==> inputs of job 3184 <==
// processor
module processor(clk,rst,ld,kernel,o_img_re,o_img_addr,i_img_data,
                 o_out_we,o_out_addr,o_out_data,o_complete);
Settings: LEC_CHECK=0, CAP_MARGIN=20, CORE_ASPECT_RATIO=0.5, CORE_MARGIN=2, CORE_UTILIZATION=72, CTS_CLUSTER_DIAMETER=356, CTS_CLUSTER_SIZE=100, PLACE_DENSITY=0.36, SLEW_MARGIN=20, TNS_END_PERCENT=10; clock period 5.44 ns.
run.sh (not shown) runs the stock make flow with config.mk's settings and CLKGATE_MAP_FILE=.
==> job 3058 (differences from job 3184) <==
==> flow/config.mk (replaced) <==
export PLATFORM = sky130hd
export DESIGN_NAME = processor
export DESIGN_NICKNAME = processor
export VERILOG_FILES = /design/flow/design.v
export SDC_FILE = /design/flow/constraint.sdc
export NUM_CORES = 4
export LEC_CHECK = 0
export ABC_AREA = 1
export CAP_MARGIN = 15
export CELL_PAD_IN_SITES_DETAIL_PLACEMENT = 2
export CELL_PAD_IN_SITES_GLOBAL_PLACEMENT = 3
export CORE_MARGIN = 2
export CORE_UTILIZATION = 67
export GPL_TIMING_DRIVEN = 0
export MAX_ROUTING_LAYER = met5
export MIN_ROUTING_LAYER = met2
export PLACE_DENSITY_LB_ADDON = 0.17
export SETUP_SLACK_MARGIN = 0.99
export SLEW_MARGIN = 40
export TNS_END_PERCENT = 80
==> flow/constraint.sdc (replaced) <==
create_clock -name core_clock -period 11.0 [get_ports {clk}]
set_input_delay 2.2000 -clock core_clock [delete_from_list [all_inputs] [get_ports {clk}]]
set_output_delay 2.2000 -clock core_clock [all_outputs]
set_load 0.01 [all_outputs]
==> results <==
|  | job 3184 | job 3058 |
|---|---|---|
| Ao+oa area frac | 0.102 | 0.0985 |
| Sequential share of the synthesized area | 0.455 | 0.425 |
| Count of different cell masters after synthesis | 102 | 66 |
| Seq cells post-synth | 1,457 | 1,481 |
| X dimension of the die | 502 um | 385 um |
| Synthesized area per cell | 12.3 sq um | 7.98 sq um |
| Total standard cell area after synthesis | 89,300 sq um | 97,300 sq um |
| Fraction of synthesized cell area taken by the top area cell type | 0.385 | 0.360 |
| Core area | 123,000 sq um | 144,000 sq um |
| Die Area | 127,000 sq um | 148,000 sq um |
| Simple-gate portion of the synthesized area | 0.0883 | 0.263 |
| Number of rows created at floorplan | 91 | 139 |
| Effective utilization at floorplan | 0.725 | 0.677 |
| Share of synthesized cell area in full adder, half adder and majority cells | 0.123 | 0.113 |
| Result of the run | stopped before the end | stopped before the end |
| Last stage reached | 5_1_grt | 3_1_place_gp_skip_io |


==> inputs of v19 <==
processor again, from the RTL that the note above started with.
export LEC_CHECK = 0
export CAP_MARGIN = 20
export CORE_MARGIN = 2
export CORE_UTILIZATION = 72
export CTS_CLUSTER_DIAMETER = 389
export CTS_CLUSTER_SIZE = 99
export PLACE_DENSITY_LB_ADDON = 0.02
export SETUP_SLACK_MARGIN = 0.73
export SLEW_MARGIN = 20
export TNS_END_PERCENT = 5
create_clock -name core_clock -period 5.1 [get_ports {clk}]
==> v27 (differences from v19) <==
- ABC_AREA: unset -> 1
- CELL_PAD_IN_SITES_GLOBAL_PLACEMENT: unset -> 3
- CORE_UTILIZATION: 72 -> 30
- CTS_CLUSTER_DIAMETER: 389 -> unset
- CTS_CLUSTER_SIZE: 99 -> unset
- MAX_ROUTING_LAYER: unset -> met4
- MIN_ROUTING_LAYER: unset -> met1
- PLACE_DENSITY_LB_ADDON: 0.02 -> unset
- SETUP_SLACK_MARGIN: 0.73 -> unset
- SLEW_MARGIN: 20 -> 40
- TNS_END_PERCENT: 5 -> 80
==> flow/constraint.sdc (replaced) <==
create_clock -name core_clock -period 11.0 [get_ports {clk}]
set_input_delay 2.2000 -clock core_clock [delete_from_list [all_inputs] [get_ports {clk}]]
set_output_delay 2.2000 -clock core_clock [all_outputs]
set_load 0.01 [all_outputs]
==> comparison <==
v19 aborted during global routing with GRT-0116. v27 finished clean. Of v19 and v27, v27 has the higher synthesized cell count (gap 40%, measured against v27). Against v27, the die area of v19 is lower by about 60%. Of v27 and v19, v27 has the higher synthesized area (gap 9.0%, measured against v19).
